==> inputs of trial 97 <==
Design cfs_aligner, start of the top module:
  module cfs_aligner#(
    parameter ALGN_DATA_WIDTH = 32,
    parameter FIFO_DEPTH      = 8,
    localparam int unsigned APB_ADDR_WIDTH    = 16,
    localparam int unsigned APB_DATA_WIDTH    = 32,
    localparam int unsigned ALGN_OFFSET_WIDTH = ALGN_DATA_WIDTH <= 8 ? 1 : $clog2(ALGN_DATA_WIDTH/8),
    localparam int unsigned ALGN_SIZE_WIDTH   = $clog2(ALGN_DATA_WIDTH/8)+1
  ) (
    input wire clk,
    input wire reset_n,
    input wire[APB_ADDR_WIDTH-1:0]    paddr,
    input wire                        pwrite,
    input wire                        psel,
    input wire                        penable,
    input wire[APB_DATA_WIDTH-1:0]    pwdata,
    output wire                       pready,
    output reg[APB_DATA_WIDTH-1:0]    prdata,
    output reg                        pslverr,
    input                             md_rx_valid,
    input[ALGN_DATA_WIDTH-1:0]        md_rx_data,
    input[ALGN_OFFSET_WIDTH-1:0]      md_rx_offset,
    input[ALGN_SIZE_WIDTH-1:0]        md_rx_size,
    output reg                        md_rx_ready,
    output reg                        md_rx_err,
    output reg                        md_tx_valid,
    output reg[ALGN_DATA_WIDTH-1:0]   md_tx_data,
    output reg[ALGN_OFFSET_WIDTH-1:0] md_tx_offset,
    output reg[ALGN_SIZE_WIDTH-1:0]   md_tx_size,
    input                             md_tx_ready,
    input                             md_tx_err,
    output reg                        irq
  );
clock: 13.9 ns
lec_check: 0
abc_area: 0
cap_margin: 35
cell_pad_in_sites_global_placement: 2
core_aspect_ratio: 0.66
core_margin: 2
core_utilization: 33
hold_slack_margin: 0.02
max_routing_layer: met5
min_routing_layer: met2
place_density_lb_addon: 0.13
slew_margin: 20
tns_end_percent: 50
run.sh (not shown) runs the stock make flow with config.mk's settings and CLKGATE_MAP_FILE=.
==> trial 89: changes against trial 97 <==
Settings changed: ABC_AREA 0 to unset, CAP_MARGIN 35 to 20, CELL_PAD_IN_SITES_GLOBAL_PLACEMENT 2 to unset, CORE_ASPECT_RATIO 0.66 to unset, CORE_UTILIZATION 33 to 72, CTS_CLUSTER_SIZE set to 48, HOLD_SLACK_MARGIN 0.02 to unset, MAX_ROUTING_LAYER met5 to unset, MIN_ROUTING_LAYER met2 to unset, PLACE_DENSITY_LB_ADDON 0.13 to unset, SETUP_SLACK_MARGIN set to -0.35, TNS_END_PERCENT 50 to unset.
==> flow/constraint.sdc (replaced) <==
create_clock -name core_clock -period 4.84 [get_ports {clk}]
set_input_delay 0.9680 -clock core_clock [delete_from_list [all_inputs] [get_ports {clk}]]
set_output_delay 0.9680 -clock core_clock [all_outputs]
set_load 0.01 [all_outputs]
==> build 77: changes against trial 97 <==
Settings changed: ABC_AREA 0 to unset, CAP_MARGIN 35 to 20, CELL_PAD_IN_SITES_GLOBAL_PLACEMENT 2 to unset, CORE_ASPECT_RATIO 0.66 to unset, CORE_UTILIZATION 33 to 72, CTS_CLUSTER_DIAMETER set to 26, CTS_CLUSTER_SIZE set to 49, HOLD_SLACK_MARGIN 0.02 to unset, MAX_ROUTING_LAYER met5 to unset, MIN_ROUTING_LAYER met2 to unset, PLACE_DENSITY set to 0.64, PLACE_DENSITY_LB_ADDON 0.13 to unset, SETUP_SLACK_MARGIN set to 1.14, TNS_END_PERCENT 50 to unset.
==> flow/constraint.sdc (replaced) <==
create_clock -name core_clock -period 4.98 [get_ports {clk}]
set_input_delay 0.9960 -clock core_clock [delete_from_list [all_inputs] [get_ports {clk}]]
set_output_delay 0.9960 -clock core_clock [all_outputs]
set_load 0.01 [all_outputs]
==> impl_metrics.csv <==
group,metric,value,unit
global_routing,grt_util_met2,91.15,%
outcome,lastStage,"5_1_grt",
clock_network,cts_max_level,4,
placement,place_inst,3635,
outcome,outcome,"did not finish",
die,coreArea,48750,µm²
placement,hpwl,71230,µm
placement,gp_congestion,1.041,
placement,dpl_cell_area,38870,µm²
die,die_area,51080,µm²
clock_network,numCtsBuffers,144,
die,fp.dieH,226.0,µm
outcome,tool.error,"[ERROR GRT-0116] Global routing finished with congestion. Check the congestion regions in the DRC Viewer.",
(the above is from build 77)
==> impl_metrics.csv <==
group,metric,value,unit
outcome,outcome,"no timing/DRC/antenna violations",
global_routing,grt_util_met2,34.32,%
clock_network,cts_max_level,3,
clock_network,cts_root_buf,"clkbuf_16",
synthesis,ys_warn_count,10,
placement,gp_congestion,0.9715,
die,die_area,110200,µm²
die,coreArea,106300,µm²
synthesis,synthTopCellsByCount,"592 x edfxtp_1, 262 x nand2_1, 161 x nor2_1",
drt,wire_per_inst,28.23,µm
placement,dpl_cell_area,38520,µm²
placement,place_inst,4285,
clock_network,numCtsBuffers,79,
die,fp.dieH,270.4,µm
(the above is from trial 97)
==> impl_metrics.csv <==
group,metric,value,unit
placement,gp_congestion,1.032,
clock_network,cts_max_level,3,
outcome,violations,"negative setup slack",
placement,place_inst,3682,
global_routing,grt_util_met2,76.68,%
die,fp.dieH,226.0,µm
outcome,outcome,"complete, but fails checks",
worst_setup_path,slowest_delay,0.43,ns
synthesis,syn_inst,2805,
drt,wire_per_inst,33.20,µm
die,coreArea,48750,µm²
timing,fin_ws,-0.4766,ns
timing,setup_viol,342,
placement,hpwl,72270,µm
(the above is from trial 89)
